==> v29 <==
==> flow/design.v (excerpt) <==
module rgb2hsv(
        input clock,
        input reset_n,
        input in_valid,
        input [7:0] in_red,
        input [7:0] in_green,
        input [7:0] in_blue,
        input in_visual,
        input in_done,
        output out_valid,
        output [7:0] out_red,
        output [7:0] out_green,
        output [7:0] out_blue,
        output [7:0] out_hue,
        output [7:0] out_saturation,
        output [7:0] out_brightness,
        output out_visual,
        output out_done
    );
export LEC_CHECK = 0
export CAP_MARGIN = 30
export CELL_PAD_IN_SITES_GLOBAL_PLACEMENT = 3
export CORE_MARGIN = 8
export CORE_UTILIZATION = 46
export CTS_CLUSTER_DIAMETER = 359
export CTS_CLUSTER_SIZE = 14
export GPL_ROUTABILITY_DRIVEN = 1
export GPL_TIMING_DRIVEN = 0
export MIN_ROUTING_LAYER = met2
export PLACE_DENSITY = 0.76
export SETUP_SLACK_MARGIN = 5.0
export SLEW_MARGIN = 35
create_clock -name core_clock -period 49.5 [get_ports {clock}]
run.sh (not shown) runs the stock make flow with config.mk's settings and CLKGATE_MAP_FILE=.
==> v30 (differences from v29) <==
==> flow/config.mk (replaced) <==
export PLATFORM = sky130hd
export DESIGN_NAME = rgb2hsv
export DESIGN_NICKNAME = rgb2hsv
export VERILOG_FILES = /design/flow/design.v
export SDC_FILE = /design/flow/constraint.sdc
export NUM_CORES = 4
export LEC_CHECK = 0
export CAP_MARGIN = 20
export CORE_MARGIN = 2
export CORE_UTILIZATION = 66
export CTS_CLUSTER_DIAMETER = 232
export MAX_ROUTING_LAYER = met4
export SLEW_MARGIN = 20
export TNS_END_PERCENT = 5
==> flow/constraint.sdc (replaced) <==
create_clock -name core_clock -period 67.2 [get_ports {clock}]
set_input_delay 13.4400 -clock core_clock [delete_from_list [all_inputs] [get_ports {clock}]]
set_output_delay 13.4400 -clock core_clock [all_outputs]
set_load 0.01 [all_outputs]
==> v17 (differences from v29) <==
==> flow/config.mk (replaced) <==
export PLATFORM = sky130hd
export DESIGN_NAME = rgb2hsv
export DESIGN_NICKNAME = rgb2hsv
export VERILOG_FILES = /design/flow/design.v
export SDC_FILE = /design/flow/constraint.sdc
export NUM_CORES = 4
export LEC_CHECK = 0
export CAP_MARGIN = 20
export CORE_MARGIN = 2
export CORE_UTILIZATION = 40
export SLEW_MARGIN = 20
==> flow/constraint.sdc (replaced) <==
create_clock -name core_clock -period 80.0 [get_ports {clock}]
set_input_delay 16.0000 -clock core_clock [delete_from_list [all_inputs] [get_ports {clock}]]
set_output_delay 16.0000 -clock core_clock [all_outputs]
set_load 0.01 [all_outputs]
==> impl_metrics.tcl <==
# implementation run metrics
set metrics [dict create \
    fp_util_pct 46.2 \
    stop_stage "global placement without I/O" \
    status "stopped before the end" \
    floorplan.rows 103 \
    die.size.x_um 297 \
    die_area_um2 88000 \
    error "[ERROR GPL-0301] Utilization 102.161 % exceeds 100%." \
    ys_seq_share_pct 16.9 \
    die_y_um 297 \
]
That was v29.
==> impl_metrics.tcl <==
# yosys + openroad results
set metrics [dict create \
    root_buffer "clkbuf_16" \
    worstMarginPinSlew_ps 1150 \
    status "no timing/DRC/antenna violations" \
    comb.multi_input.count 3989 \
    cts_htree_levels 2 \
    die_area_um2 93000 \
    ys_seq_share_pct 16.9 \
    largestClassByArea "logic gates" \
    synthAoiAreaFrac_pct 25.0 \
    die_y_um 305 \
]
That was v17.
==> impl_metrics.tcl <==
# yosys + openroad results
set metrics [dict create \
    status "failed layout checks" \
    violations "setup timing" \
    fp_util_pct 67.1 \
    die_y_um 238 \
    ys_seq_share_pct 16.9 \
    xor_share_pct 4.97 \
    floorplan.rows 85 \
    setup_violations 1 \
    layout_setup_ws_ps -1880 \
    die.size.x_um 238 \
    die_area_um2 56800 \
]
That was v30.

==> inputs of onyx <==
==> flow/design.v <==
module rgb2hsv(
        input clock,
        input reset_n,
        input in_valid,
        input [7:0] in_red,
        input [7:0] in_green,
        input [7:0] in_blue,
        input in_visual,
        input in_done,
        output out_valid,
        output [7:0] out_red,
        output [7:0] out_green,
        output [7:0] out_blue,
        output [7:0] out_hue,
        output [7:0] out_saturation,
        output [7:0] out_brightness,
        output out_visual,
        output out_done
    );
    reg valid1;
    reg [7:0] red1;
    reg [7:0] green1;
    reg [7:0] blue1;
    reg visual1;
    reg done1;
    reg [7:0] max_value1;
    reg [1:0] max_index1;
    reg [7:0] min_value1;
    reg [1:0] min_index1;
    always @(posedge clock)
    begin
        if (reset_n) begin
            valid1 <= in_valid;
            red1[7:0] <= in_red[7:0];
            green1[7:0] <= in_green[7:0];
            blue1[7:0] <= in_blue[7:0];
            visual1 <= in_visual;
            done1 <= in_done;
            if (in_red >= in_green) begin
                if (in_red >= in_blue) begin
                    max_value1[7:0] <= in_red[7:0];
                    max_index1[1:0] <= 1;
                end
                else begin
                    max_value1[7:0] <= in_blue[7:0];
                    max_index1[1:0] <= 3;
                end
            end
            else begin
                if (in_blue >= in_green) begin
                    max_value1[7:0] <= in_blue[7:0];
                    max_index1[1:0] <= 3;
                end
                else begin
                    max_value1[7:0] <= in_green[7:0];
                    max_index1[1:0] <= 2;
                end
            end
            if (in_red < in_green) begin
                if (in_red < in_blue) begin
                    min_value1[7:0] <= in_red[7:0];
                    min_index1[1:0] <= 1;
                end
                else begin
                    min_value1[7:0] <= in_blue[7:0];
                    min_index1[1:0] <= 3;
                end
            end
            else begin
                if (in_blue < in_green) begin
                    min_value1[7:0] <= in_blue[7:0];
                    min_index1[1:0] <= 3;
                end
                else begin
                    min_value1[7:0] <= in_green[7:0];
                    min_index1[1:0] <= 2;
                end
            end
        end 
        else begin
            valid1 <= 1'b0;
            red1[7:0] <= 8'b0;
            green1[7:0] <= 8'b0;
            blue1[7:0] <= 8'b0;
            visual1 <= 1'b0;
            done1 <= 1'b0;
            max_value1[7:0] <= 8'd0;
            max_index1[1:0] <= 2'd0; 
            min_value1[7:0] <= 8'd0; 
            min_index1[1:0] <= 2'd0;
        end
    end
    reg valid2;
    reg [7:0] red2;
    reg [7:0] green2;
    reg [7:0] blue2;
    reg visual2;
    reg done2;
    reg [7:0] dif2;
    reg [7:0] max_value2;
    reg [1:0] max_index2;
    reg [7:0] min_value2;
    reg [1:0] min_index2;
    always @(posedge clock)
    begin
        if (reset_n) begin
            valid2 <= valid1;
            red2[7:0] <= red1[7:0];
            green2[7:0] <= green1[7:0];
            blue2[7:0] <= blue1[7:0];
            visual2 <= visual1;
            done2 <= done1;
            dif2[7:0] <= max_value1[7:0] - min_value1[7:0];
            max_value2[7:0] <= max_value1[7:0];
            max_index2[1:0] <= max_index1[1:0];
            min_value2[7:0] <= min_value1[7:0];
            min_index2[1:0] <= min_index1[1:0];
        end 
        else begin
            valid2 <= 1'b0;
            red2[7:0] <= 8'b0;
            green2[7:0] <= 8'b0;
            blue2[7:0] <= 8'b0;
            visual2 <= 1'b0;
            done2 <= 1'b0;
            dif2[7:0] <= 8'd0;
            max_value2[7:0] <= 8'd0;
            max_index2[1:0] <= 2'd0;
            min_value2[7:0] <= 8'd0; 
            min_index2[1:0] <= 2'd0;
        end
    end
    reg valid3;
    reg [7:0] red3;
    reg [7:0] green3;
    reg [7:0] blue3;
    reg visual3;
    reg done3;
    reg [11:0] hue3;
    reg [7:0] dif3;
    reg [7:0] max_value3;
    reg [1:0] max_index3;
    reg [7:0] min_value3;
    reg [1:0] min_index3;
    always @(posedge clock)
    begin
        if (reset_n) begin
            valid3 <= valid2;
            red3[7:0] <= red2[7:0];
            green3[7:0] <= green2[7:0];
            blue3[7:0] <= blue2[7:0];
            visual3 <= visual2;
            done3 <= done2;
            dif3[7:0] <= dif2[7:0];
            max_value3[7:0] <= max_value2[7:0];
            max_index3[1:0] <= max_index2[1:0];
            min_value3[7:0] <= min_value2[7:0];
            min_index3[1:0] <= min_index2[1:0];
            if (dif2 > 0) begin
                if (max_index2 == 1) begin
                    if (green2 < blue2) begin
                        hue3[11:0] <= ((blue2 - green2) << 4);
                    end
                    else begin
                        hue3[11:0] <= ((green2 - blue2) << 4);
                    end
                end
                if (max_index2 == 2) begin
                    if (blue2 < red2) begin
                        hue3[11:0] <= ((red2 - blue2) << 4);
                    end
                    else begin
                        hue3[11:0] <= ((blue2 - red2) << 4);
                    end
                end
                if (max_index2 == 3) begin
                    if (red2 < green2) begin
                        hue3[11:0] <= ((green2 - red2) << 4);
                    end
                    else begin
                        hue3[11:0] <= ((red2 - green2) << 4);
                    end
                end
            end
            else begin
                hue3[11:0] <= 12'd0;             
            end
        end
        else begin
            valid3 <= 1'b0;
            red3[7:0] <= 8'b0;
            green3[7:0] <= 8'b0;
            blue3[7:0] <= 8'b0;
            visual3 <= 1'b0;
            done3 <= 1'b0;
            hue3[11:0] <= 12'd0;
            dif3[7:0] <= 8'd0;
            max_value3[7:0] <= 8'd0;
            max_index3[1:0] <= 2'd0;
            min_value3[7:0] <= 8'd0;
            min_index3[1:0] <= 2'd0;
        end
    end
    reg valid4;
    reg [7:0] red4;
    reg [7:0] green4;
    reg [7:0] blue4;
    reg visual4;
    reg done4;
    reg [11:0] hue4;
    reg [7:0] dif4;
    reg [7:0] max_value4;
    reg [1:0] max_index4;
    always @(posedge clock)
    begin
        if (reset_n) begin
            valid4 <= valid3;
            red4[7:0] <= red3[7:0];
            green4[7:0] <= green3[7:0];
            blue4[7:0] <= blue3[7:0];
            visual4 <= visual3;
            done4 <= done3;          
            dif4[7:0] <= dif3[7:0];
            max_value4[7:0] <= max_value3[7:0];
            max_index4 <= max_index3;
            hue4[11:0] <= (hue3 / dif3);
        end
        else begin
            valid4 <= 1'b0;
            red4[7:0] <= 8'b0;
            green4[7:0] <= 8'b0;
            blue4[7:0] <= 8'b0;
            visual4 <= 1'b0;
            done4 <= 1'b0;
            hue4[11:0] <= 12'd0;
            dif4[7:0] <= 8'd0;
            max_value4 <= 8'd0;
            max_index4[1:0] <= 2'd0;
        end
    end
    reg valid5;
    reg [7:0] red5;
    reg [7:0] green5;
    reg [7:0] blue5;
    reg visual5;
    reg done5;
    reg [11:0] hue5;
    reg [7:0] dif5;
    reg [7:0] max_value5;
    always @(posedge clock)
    begin
        if (reset_n) begin
            valid5 <= valid4;
            red5[7:0] <= red4[7:0];
            green5[7:0] <= green4[7:0];
            blue5[7:0] <= blue4[7:0];
            visual5 <= visual4;
            done5 <= done4;
            dif5[7:0] <= dif4[7:0];
            max_value5[7:0] <= max_value4[7:0];
            if (dif4 > 0) begin
                if (max_index4 == 1) begin
                    if (green4 < blue4) begin
                        hue5[11:0] <= 96 - hue4;
                    end
                    else begin
                        hue5[11:0] <= 0 + hue4;
                    end
                end
                if (max_index4 == 2) begin
                    if (blue4 < red4) begin
                        hue5[11:0] <= 32 - hue4;
                    end
                    else begin
                        hue5[11:0] <= 32 + hue4;
                    end
                end
                if (max_index4 == 3) begin
                    if (red4 < green4) begin
                        hue5[11:0] <= 64 - hue4;
                    end
                    else begin
                        hue5[11:0] <= 64 + hue4;
                    end
                end
            end
            else begin
                hue5[11:0] <= 12'd0;             
            end
        end
        else begin
            valid5 <= 1'b0;
            red5[7:0] <= 8'b0;
            green5[7:0] <= 8'b0;
            blue5[7:0] <= 8'b0;
            visual5 <= 1'b0;
            done5 <= 1'b0;
            dif5[7:0] <= 8'd0;
            max_value5[7:0] <= 8'd0;
            hue5[11:0] <= 12'd0;
        end
    end
    reg valid;
    reg [7:0] red;
    reg [7:0] green;
    reg [7:0] blue;
    reg visual;
    reg done;
    reg [18:0] hue;
    reg [7:0] saturation;
    reg [7:0] max_value;
    always @(posedge clock)
    begin
        if (reset_n) begin
            valid <= valid5;
            red[7:0] <= red5[7:0];
            green[7:0] <= green5[7:0];
            blue[7:0] <= blue5[7:0];
            visual <= visual5;
            done <= done5;
            max_value[7:0] <= max_value5[7:0];
            hue[18:0] <= (85 * hue5);
            if (max_value5 == 0) begin
                saturation[7:0] <= 8'd0;
            end
            else begin
                saturation[7:0] <= 255 * dif5 / max_value5;
            end
        end
        else begin 
            valid <= 1'b0;
            red[7:0] <= 8'b0;
            green[7:0] <= 8'b0;
            blue[7:0] <= 8'b0;
            visual <= 1'b0;
            done <= 1'b0;
            max_value[7:0] <= 8'd0;
            hue[18:0] <= 19'd0;
            saturation [7:0] <= 8'd0;
        end
    end
    assign out_valid = valid;
    assign out_red[7:0] = red[7:0];
    assign out_green[7:0] = green[7:0];  
    assign out_blue[7:0] = blue[7:0];
    assign out_hue[7:0] = hue[12:5];
    assign out_saturation[7:0] = saturation[7:0];
    assign out_brightness[7:0] = max_value[7:0];
    assign out_visual = visual;
    assign out_done = done;
endmodule
==> flow/run.sh <==
#!/bin/bash
# the make line also repeats each setting of config.mk as NAME=value (left out here)
make -C /OpenROAD-flow-scripts/flow DESIGN_CONFIG=/design/flow/config.mk WORK_HOME=/design/flow/orfs CLKGATE_MAP_FILE= finish
==> flow/config.mk <==
export PLATFORM = sky130hd
export DESIGN_NAME = rgb2hsv
export DESIGN_NICKNAME = rgb2hsv
export VERILOG_FILES = /design/flow/design.v
export SDC_FILE = /design/flow/constraint.sdc
export NUM_CORES = 4
export LEC_CHECK = 0
export ABC_AREA = 1
export CAP_MARGIN = 20
export CORE_MARGIN = 2
export CORE_UTILIZATION = 69
export CTS_CLUSTER_DIAMETER = 260
export CTS_CLUSTER_SIZE = 98
export PLACE_DENSITY = 0.37
export SLEW_MARGIN = 20
==> flow/constraint.sdc <==
create_clock -name core_clock -period 49.8 [get_ports {clock}]
set_input_delay 9.9600 -clock core_clock [delete_from_list [all_inputs] [get_ports {clock}]]
set_output_delay 9.9600 -clock core_clock [all_outputs]
set_load 0.01 [all_outputs]
==> violet: changes against onyx <==
- CORE_UTILIZATION: 69 -> 68
- CTS_CLUSTER_DIAMETER: 260 -> unset
- CTS_CLUSTER_SIZE: 98 -> 32
- MAX_ROUTING_LAYER: unset -> met4
- PLACE_DENSITY: 0.37 -> 0.62
- SETUP_SLACK_MARGIN: unset -> -2.0
==> flow/constraint.sdc (replaced) <==
create_clock -name core_clock -period 56.0 [get_ports {clock}]
set_input_delay 11.2000 -clock core_clock [delete_from_list [all_inputs] [get_ports {clock}]]
set_output_delay 11.2000 -clock core_clock [all_outputs]
set_load 0.01 [all_outputs]
==> willow: changes against onyx <==
- CORE_UTILIZATION: 69 -> 72
- CTS_CLUSTER_DIAMETER: 260 -> unset
- CTS_CLUSTER_SIZE: 98 -> 34
- PLACE_DENSITY: 0.37 -> unset
- PLACE_DENSITY_LB_ADDON: unset -> 0.04
==> flow/constraint.sdc (replaced) <==
create_clock -name core_clock -period 60.6 [get_ports {clock}]
set_input_delay 12.1200 -clock core_clock [delete_from_list [all_inputs] [get_ports {clock}]]
set_output_delay 12.1200 -clock core_clock [all_outputs]
set_load 0.01 [all_outputs]
==> summary of the runs <==
Against violet, the setup slack of willow is higher by 680 ps.
Synthesized area is the same in willow and onyx.
violet completed, yet does not pass: negative setup slack. willow completed, yet does not pass: max-capacitance violations, max-slew violations, negative setup slack. onyx ended with an error in clock tree synthesis (4_1_cts), error DPL-0033.
Between violet and willow, the lower count of clock-buffer cells in the layout is in violet (gap 1).
Between violet and willow, the lower register-to-register slack is in violet (gap 680 ps).
Against violet, the first-iteration DRC count of willow is larger by 15%.
Via count: violet is smaller than willow (3.2%).
Between violet and willow, the lower wire length is in violet (gap about 5%, measured against willow).
Between violet and willow, the lower cell count is in willow (gap about 1.7%, measured against willow).
==> figures <==
item                                                                                                                willow                            onyx                 violet
Run status                                                                                                 failed layout checks     stopped before the end        failed layout checks
Failing step                                                                                                             -  clock tree synthesis (4_1_cts)                      -
Layout check failures                                max-capacitance violations, max-slew violations, negative setup slack                               -   negative setup slack
End point of the critical path                                                                               saturation[0]                               -          saturation[0]
Ant diodes                                                                                                               0                               -                      0
Non-Clock Buffer Area Fraction                                                                                      0.0727                               -                 0.0819
Core Box Area                                                                                                   0.0590 mm2                      0.0617 mm2             0.0629 mm2
Starting density of the core                                                                                         0.729                           0.697                  0.684
Non-clock inverters                                                                                                  1,250                               -                  1,252
Wire length reported by the detailed router                                                                         131 mm                               -                 124 mm
Final cell count without fillers                                                                                     7,724                               -                  7,857
Worst setup SP type                                                                                                   flop                               -                   flop
Worst setup path start                                                                                             dif5[3]                               -                dif5[2]
Global routing met2 resource utilization                                                                             0.661                               -                  0.629
Crit path max-delay cell type                                                                        sky130_fd_sc_hd__fa_2                               -  sky130_fd_sc_hd__fa_1
FILL cells                                                                                                           3,748                               -                  4,679
Post-placement cell count                                                                                            7,411                           8,793                  7,637
Sum of net half-perimeters after detailed placement                                                                90.3 mm                          117 mm                93.8 mm
Overflow after GRT                                                                                                       0                               -                      0
Sum of routed wire segments on met1                                                                                49.1 mm                               -                50.7 mm
Count of tool warnings                                                                                                  66                               -                     71
